== v40 ==
## IOTDF
module IOTDF( clk, rst, in_en, iot_in, fn_sel, busy, valid, iot_out);
input          clk;
input          rst;
input          in_en;
input  [7:0]   iot_in;
input  [2:0]   fn_sel;
output         busy;
output         valid;
output [127:0] iot_out;
localparam DES_ENCRYPT = 3'b001;
localparam DES_DECRYPT = 3'b010;
localparam CRC_GEN     = 3'b011;
localparam SORT        = 3'b100;
localparam IDLE    = 2'd0;
localparam LOAD    = 2'd1;
(* fsm_encoding = "auto" *) reg [1:0]   current_state, next_state;
reg [3:0]   load_cnt, load_cnt_next;
reg         load_sel, load_sel_next;
reg [127:0] data_buf0, data_buf0_next;
reg [127:0] data_buf1, data_buf1_next;
reg [1:0]   buffer_full, buffer_full_next;
reg         compute_sel, compute_sel_next;
reg         compute_active, compute_active_next;
reg         busy_reg, busy_reg_next;
reg [127:0] result_reg, result_reg_next;
reg         valid_reg, valid_reg_next;
reg         des_start_reg, des_start_reg_next;
reg         crc_sort_start_reg, crc_sort_start_reg_next;
reg         des_en_reg, des_en_reg_next;
reg         crc_sort_en_reg, crc_sort_en_reg_next;
(* synopsys_clock_gating = "true" *) wire enable;
function automatic [127:0] write_byte;
    input [127:0] word_in;
    input [3:0]  byte_idx;
    input [7:0]  byte_value;
    begin
        write_byte = word_in;
        case (byte_idx)
            4'd0:  write_byte[7:0]       = byte_value;
            4'd1:  write_byte[15:8]      = byte_value;
            4'd2:  write_byte[23:16]     = byte_value;
            4'd3:  write_byte[31:24]     = byte_value;
            4'd4:  write_byte[39:32]     = byte_value;
            4'd5:  write_byte[47:40]     = byte_value;
            4'd6:  write_byte[55:48]     = byte_value;
            4'd7:  write_byte[63:56]     = byte_value;
            4'd8:  write_byte[71:64]     = byte_value;
            4'd9:  write_byte[79:72]     = byte_value;
            4'd10: write_byte[87:80]     = byte_value;
            4'd11: write_byte[95:88]     = byte_value;
            4'd12: write_byte[103:96]    = byte_value;
  ...
export LEC_CHECK = 0
export CAP_MARGIN = 20
export CORE_MARGIN = 2
export CORE_UTILIZATION = 72
export CTS_CLUSTER_DIAMETER = 376
export CTS_CLUSTER_SIZE = 25
export MAX_ROUTING_LAYER = met4
export PLACE_DENSITY_LB_ADDON = 0.02
export SETUP_SLACK_MARGIN = -0.39
export SLEW_MARGIN = 20
create_clock -name core_clock -period 3.93 [get_ports {clk}]
run.sh (not shown) runs the stock make flow with config.mk's settings and CLKGATE_MAP_FILE=.
Here is what was changed in the inputs of v21 compared with v40.
Settings: clearing SETUP_SLACK_MARGIN, which used to be -0.39; clearing PLACE_DENSITY_LB_ADDON, which used to be 0.02; swapping 72 for 40 in CORE_UTILIZATION; clearing CTS_CLUSTER_SIZE, which used to be 25; clearing MAX_ROUTING_LAYER, which used to be met4; clearing CTS_CLUSTER_DIAMETER, which used to be 376; swapping 3.93 for 3.74 in the clock period (ns, I/O delays scaled along).
==> comparison <==
Per the comparison of v21 with v40, number of clock buffers in the layout now sits higher, via count decreased 3.1%, design area increased by about 6.4% relative to the old numbers, clock power share climbed 11 points, critical path required time -0.10 ns.
Per the comparison of v21 with v40, part of the total power dissipated in combinational logic shows a reduction of 3.2 points; area occupied by multi-input gates held steady; yosys stat chip area about even.
Looking at wire length after detailed routing, v21 sits 7.3% higher than v40 does.
The inputs of v32 differ from those of v21 as listed below.
Settings: swapping 40 for 65 in CORE_UTILIZATION; swapping 3.74 for 3.93 in the clock period (ns, I/O delays scaled along).
### Flow results
Combinational fraction of design power down 1.9 points in v32 wrt v21
The met1 wire length of v32 is lower than that of v21.
Cmp v32 vs v21: buffer count excluding the clock tree in the final layout lower in v32
Cmp v32 and v21 / post-route fraction of the period consumed by the critical path / higher: v21
Relative to v21, wire length reported by the detailed router has decreased by about 4.3% in v32.
v21 → v32: number of optimization iterations in the first detailed-route pass went up 3, wire length on met2 -about 2.2%.
Across both runs, power was lower for v32 than for v21.
Relative to v32, the following input files were edited for v16:
Settings: CTS_CLUSTER_DIAMETER now 376, previously not set; CTS_CLUSTER_SIZE now 25, previously not set; SETUP_SLACK_MARGIN now -0.39, previously not set; CORE_UTILIZATION now 72, was 65; MAX_ROUTING_LAYER now met4, previously not set.
Results
What the final checks of v16 revealed, after a flow that finished every stage, was a layout that fails on setup timing. v32 vs v16, launching instance or port of the critical path: crc_sort_inst.sort_inst.state[2] vs crc_sort_inst.sort_inst.cycle_cnt[0]. v32 has lower antenna diode count than v16. For the tap cell count, v16 came in 96 lower than v32 did. [v16 vs v32] clock power: lower in v16. Against v32, v16 comes in 1.9 points higher on sequential share of layout area. Delta (v16 minus v32): clock transition time at the flip-flop clock pins of the worst setup and hold paths rose 0.04 ns, internal power contribution fell 21%. Final design utilization, v16 and v32, lower one = v32. Min average detailed-routed wire length per instance across v16 and v32: v32. v16 does better than v32 on wire length of the first global-routing pass. Post-detailed-route via-to-cell ratio, v16 and v32: larger value in v16.
Input changes introduced in v48 (baseline for comparison: v16):
Settings: a change of CORE_UTILIZATION from 72 to 70; a deleted SETUP_SLACK_MARGIN that had been -0.39; a deleted CTS_CLUSTER_DIAMETER that had been 376.
## What came out
Having completed the whole flow, v48 delivered a layout that passed the timing, DRC and antenna checks. Against v16, v48 comes in 68 higher on critical-path maximum fanout. From v16 to v48 the numbers moved as follows: share of power burned in combinational logic decreased by 5.2 points relative to the old numbers, final design instance area without fill increased by about 4% relative to the old numbers. The run showing the greater growth of design area from synthesis to finish is v48. When the final numbers for v48 and v16 were put side by side, the hold slack turned out to be smaller in v48. v48 vs v16 on utilization of the core after routing: v48 is the higher one. Diff v16 -> v48: layout buffer count excluding clock buffers has increased, first-pass iteration count of the detailed router fell 1. Clock latency on the worst-skew pair (lower): v16. Between v16 and v48, global-route usage decreased. Against v16, v48 comes in 400 lower on first-iteration detailed-routing DRC count.

========
== run 1 ==
Starting RTL as in the previous note.
clock: 2.08 ns
lec_check: 0
cap_margin: 20
core_margin: 2
core_utilization: 70
cts_cluster_diameter: 349
cts_cluster_size: 25
hold_slack_margin: -0.08
max_routing_layer: met4
place_density: 0.64
slew_margin: 20
The log for run 1 ends in global routing (5_1_grt) with error DPL-0038, so the run never completed.
Edits applied to the flow inputs when going from run 1 to run 2:
Settings: HOLD_SLACK_MARGIN no longer set, was -0.08; the clock period (ns, I/O delays scaled along) now 2.57, was 2.08.
## What came out
Delta (run 2 minus run 1): die height now sits at about the same level; number of instances in the synthesized netlist ~0 delta; HPWL after detailed placement saw a decrease; cell count listed in synth_stat.txt was more or less identical. Quantity of gates resized following cts of run 2 falls short of that of run 1 by more than half. On post-place setup slack: between run 1 and run 2, it ends up higher for run 2. As far as number of core rows goes, run 2 and run 1 are indistinguishable; the numbers are identical. Going from run 1 to run 2, placed instance area shrank by a few percent. STATUS run=run 2 STAGES=ALL_DONE FINAL_CHECKS=FAILED CAUSE=setup timing.
--- input diff run 2..run 3 ---
Settings: a deleted CTS_CLUSTER_DIAMETER that had been 349; a deleted PLACE_DENSITY that had been 0.64; a change of CORE_UTILIZATION from 70 to 68; a change of CTS_CLUSTER_SIZE from 25 to 37; a change of the clock period (ns, I/O delays scaled along) from 2.57 to 2.38.
## What came out
Summary of the comparison: routability congestion estimate is higher in run 3, relative to run 2.
Run 3 did not finish: a tool error stopped it during global routing (5_1_grt).
Run 2 has a lower estimated wirelength of the detail-placed design than run 3.
Against run 2, number of clock buffers inserted by TritonCTS in run 3 rose by more than 100%.
Run 2 -> run 3: cell area after synthesis delta 0, exact match
Of run 2 and run 3, the run reporting the higher area enclosed by the die boundary was run 3.
Summary: with run 2 as the reference, post-cts gate resize count in run 3 moved up by more than 100%.
Area of placed instances (run 3 over run 2): increase, 2.5%

========
cedar:
Starting RTL as in the previous note.
export LEC_CHECK = 0
export ABC_AREA = 1
export CAP_MARGIN = 15
export CORE_MARGIN = 2
export CORE_UTILIZATION = 72
export CTS_CLUSTER_DIAMETER = 233
export CTS_CLUSTER_SIZE = 96
export PLACE_DENSITY = 0.42
export SLEW_MARGIN = 20
create_clock -name core_clock -period 2.26 [get_ports {clk}]
Stage in which a tool error killed cedar: global routing (5_1_grt).
Edits applied to the flow inputs when going from cedar to umber:
Settings: removing ABC_AREA (formerly 1); changing CAP_MARGIN from 15 to 20; removing CTS_CLUSTER_SIZE (formerly 96); changing CTS_CLUSTER_DIAMETER from 233 to 393; changing the clock period (ns, I/O delays scaled along) from 2.26 to 3.74.
[summary]
In the flow results for umber and cedar, the chip height is smaller on umber. umber did not stop at any stage, and its layout met the timing, DRC and antenna checks. Summary of umber over cedar: post-synthesis share of cell area spent on and-or and or-and gates went up by 5.0 points, placed cell area now sits lower, die area went down.
The inputs of violet differ from those of umber as listed below.
Settings: a change of CORE_UTILIZATION from 72 to 45; a deleted PLACE_DENSITY that had been 0.42; a change of CAP_MARGIN from 20 to 15; a deleted CTS_CLUSTER_DIAMETER that had been 393; a change of the clock period (ns, I/O delays scaled along) from 3.74 to 5.0.
Findings:
Sort violet and umber by total power, ascending, and violet comes first.
violet against umber: final worst-path cycle share fell 6.6 points; unique cell type count in the Yosys netlist did not really move; async set or reset register ratio after synthesis about even.
violet against umber: final routed wirelength across all metal layers rose about 1.3%, switching portion of total power fell 0.32 points.
umber has a higher power share of the combinational group than violet.

========
== garnet ==
IOTDF again, from the RTL that the note above started with.
Settings: LEC_CHECK=0, CAP_MARGIN=20, CORE_MARGIN=2, CORE_UTILIZATION=70, CTS_CLUSTER_DIAMETER=28, CTS_CLUSTER_SIZE=24, SETUP_SLACK_MARGIN=0.62, SLEW_MARGIN=20; clock period 2.08 ns.
garnet did not finish; a tool error ended it in clock tree synthesis (4_1_cts).
Input-level comparison between quartz and garnet:
# garnet
export LEC_CHECK = 0
export CAP_MARGIN = 20
export CORE_MARGIN = 2
export CORE_UTILIZATION = 70
export CTS_CLUSTER_DIAMETER = 28
export CTS_CLUSTER_SIZE = 24
export SETUP_SLACK_MARGIN = 0.62
export SLEW_MARGIN = 20
create_clock -name core_clock -period 2.08 [get_ports {clk}]
# quartz
export LEC_CHECK = 0
export ABC_AREA = 1
export CAP_MARGIN = 15
export CORE_MARGIN = 2
export CORE_UTILIZATION = 72
export CTS_CLUSTER_DIAMETER = 233
export CTS_CLUSTER_SIZE = 96
export PLACE_DENSITY = 0.39
export SLEW_MARGIN = 20
create_clock -name core_clock -period 2.08 [get_ports {clk}]
Notes after the runs:
Run status, quartz: aborted in global routing (5_1_grt), error GRT-0232. The lower placed instance count of quartz and garnet is in garnet. Comparing quartz against garnet, there is no change at all in share of synthesized registers carrying an async set or reset. Synthesized area of quartz exceeds that of garnet by a few percent. quartz and garnet ended up with nearly the same vertical extent of the die. | net count of the mapped netlist | quartz vs garnet | 1406 higher |.
Modified inputs, indigo compared to quartz
# quartz
export LEC_CHECK = 0
export ABC_AREA = 1
export CAP_MARGIN = 15
export CORE_MARGIN = 2
export CORE_UTILIZATION = 72
export CTS_CLUSTER_DIAMETER = 233
export CTS_CLUSTER_SIZE = 96
export PLACE_DENSITY = 0.39
export SLEW_MARGIN = 20
create_clock -name core_clock -period 2.08 [get_ports {clk}]
# indigo
export LEC_CHECK = 0
export CAP_MARGIN = 20
export CORE_MARGIN = 2
export CORE_UTILIZATION = 64
export SLEW_MARGIN = 20
create_clock -name core_clock -period 3.74 [get_ports {clk}]
Results
indigo finished end to end and its layout was clean on timing, DRC and antenna. What indigo reported for total instance count after detailed placement has to be multiplied by 1.3 to get the figure for quartz. The lower fraction of the mapped netlist area in compound gates of indigo and quartz is in quartz. indigo against quartz: global placer's final weighted congestion fell 5.5%; area fraction in mux cells saw an increase; post-cts repair resize count fell 258; number of CTS-inserted buffers climbed 79; number of instances in the synthesized netlist dropped 1406. Against quartz, indigo reports a post-placement worst setup slack that is higher.

========
Starting RTL as in the previous note.
clock: 5.0 ns
lec_check: 0
cap_margin: 25
cell_pad_in_sites_detail_placement: 2
core_aspect_ratio: 1.16
core_margin: 5
core_utilization: 45
cts_cluster_diameter: 369
cts_cluster_size: 15
gpl_timing_driven: 0
place_density_lb_addon: 0.08
setup_slack_margin: -0.32
slew_margin: 40
tns_end_percent: 95
Rerun with:
==> flow/config.mk (replaced) <==
export PLATFORM = sky130hd
export DESIGN_NAME = IOTDF
export DESIGN_NICKNAME = IOTDF
export VERILOG_FILES = /design/flow/design.v
export SDC_FILE = /design/flow/constraint.sdc
export NUM_CORES = 4
export LEC_CHECK = 0
export CAP_MARGIN = 5
export CELL_PAD_IN_SITES_DETAIL_PLACEMENT = 1
export CORE_MARGIN = 2
export CORE_UTILIZATION = 42
export CTS_CLUSTER_DIAMETER = 292
export GPL_ROUTABILITY_DRIVEN = 0
export GPL_TIMING_DRIVEN = 0
export HOLD_SLACK_MARGIN = 0.09
export MAX_ROUTING_LAYER = met4
export PLACE_DENSITY_LB_ADDON = 0.26
export SLEW_MARGIN = 20
export TNS_END_PERCENT = 100
After rerunning: Final cell count went up by 1.9%; wire length went down by 24%; die area went up by 3.3%; non-clock buffer count went down by 6; core utilization went down by 2.7 points; worst hold slack gets worse by 11 ps; total power went down by 1.8%.
Rerun with:
==> flow/config.mk (replaced) <==
export PLATFORM = sky130hd
export DESIGN_NAME = IOTDF
export DESIGN_NICKNAME = IOTDF
export VERILOG_FILES = /design/flow/design.v
export SDC_FILE = /design/flow/constraint.sdc
export NUM_CORES = 4
export LEC_CHECK = 0
export CAP_MARGIN = 5
export CELL_PAD_IN_SITES_DETAIL_PLACEMENT = 2
export CORE_MARGIN = 2
export CORE_UTILIZATION = 42
export CTS_CLUSTER_DIAMETER = 292
export HOLD_SLACK_MARGIN = 0.09
export SLEW_MARGIN = 20
export TNS_END_PERCENT = 10
- This time the run finished but fails on max-capacitance violations, max-slew violations
- utilization goes down by 0.86 points
- global-route usage went up by 8.8 points
- count of clock-buffer cells in the layout is higher by 21
- clock power is higher by 5.6%
- power goes up by 6.3%
- area after synthesis stays the same
- cell area is lower by 1.7%
- sequential power climbs by 4.5%
- worst hold slack gains 6.3 ps
- routed wire length increases by 29%
Rerun with:
==> flow/config.mk (replaced) <==
export PLATFORM = sky130hd
export DESIGN_NAME = IOTDF
export DESIGN_NICKNAME = IOTDF
export VERILOG_FILES = /design/flow/design.v
export SDC_FILE = /design/flow/constraint.sdc
export NUM_CORES = 4
export LEC_CHECK = 0
export CAP_MARGIN = 15
export CELL_PAD_IN_SITES_DETAIL_PLACEMENT = 2
export CORE_MARGIN = 2
export CORE_UTILIZATION = 45
export CTS_CLUSTER_DIAMETER = 369
export CTS_CLUSTER_SIZE = 15
export SETUP_SLACK_MARGIN = -0.32
export SLEW_MARGIN = 40
export TNS_END_PERCENT = 10
- With this change the flow completed, yet does not pass: max-capacitance violations
- register-to-register slack gets worse by 50 ps
- global-route usage climbs by 2.1 points
- via count hardly moves
- worst hold slack stays flat
- routed wire length drops by 0.37%
- maximum frequency drops by 1.2%
- core utilization climbs by 2.3 points
- total power drops by 8.3%
- non-clock buffer count drops by 2
- clock power drops by 30%
- cell count drops by 2.9%

========
## oak
IOTDF again, from the RTL that the note above started with.
clock: 2.37 ns
lec_check: 0
cap_margin: 5
core_margin: 2
core_utilization: 66
cts_cluster_diameter: 378
max_routing_layer: met4
slew_margin: 20
oak: all stages done; final checks FAILED (negative setup slack).
Input changes introduced in pine (baseline for comparison: oak):
- CTS_CLUSTER_DIAMETER no longer set, was 378
- MAX_ROUTING_LAYER no longer set, was met4
- CAP_MARGIN now 20, was 5
- CORE_UTILIZATION now 52, was 66
- the clock period (ns, I/O delays scaled along) now 4.18, was 2.37
Findings:
Status | pine and oak | clean except oak
pine: combinational fraction of the cell area 2.4 points above oak
Comparing pine against oak, there is no change at all in number of cells in the yosys synthesis report.
Post-synthesis instance total came out exactly the same in pine and oak.
Going from oak to pine, sequential power shrank by more than a quarter.
Looking at slowest cell on the critical path, the dfrtp_2 result is from oak; the xor2_1 one comes from pine.
Compared with oak, in pine minimum clock period after layout went up 0.42 ns, cell area shrank by 13%.
Final worst setup slack improves in pine relative to oak.
pine drops fewer vias than oak.
Here is what was changed in the inputs of birch compared with pine.
- CORE_UTILIZATION: 52 -> 9
- the clock period (ns, I/O delays scaled along): 4.18 -> 6.84
## What came out
Re worst-case headroom to the max-slew limit: birch and pine aren't equal, and the higher value belongs to birch.
birch against pine: combinational gate area held, number of tap cells added at floorplan went up 470%, number of clock buffers in the layout went down 2, power went down about 40%.
Lower wire length was reported by pine, not birch.
Input-level comparison between maple and birch:
- a change of CORE_UTILIZATION from 9 to 59
- an added CTS_CLUSTER_SIZE of 99
- a change of the clock period (ns, I/O delays scaled along) from 6.84 to 4.88
[summary]
Compared with birch, maple shows a normalized max-slew margin that is 5.0 points lower.
As of maple, routed length on met2 had fallen by more than 10% compared to birch.
maple -> birch: aggregate negative setup slack delta 0, exact match
Going from birch to maple, the number of global-route vias before repair was found to have gone up by 453.
Clock-pin slew of the registers on the worst-case setup and hold paths: birch vs maple, no meaningful difference
Sort maple and birch by number of cells in the design after placement, ascending, and maple comes first.
The tally of filler cells in the layout reported for maple is smaller than that of birch by 55627.
Sort maple and birch by fraction of power consumed by the clock network, ascending, and maple comes first.
The actual slew at the worst max-slew pin of maple is higher than that of birch.
Power and IR drop assume default switching activity.
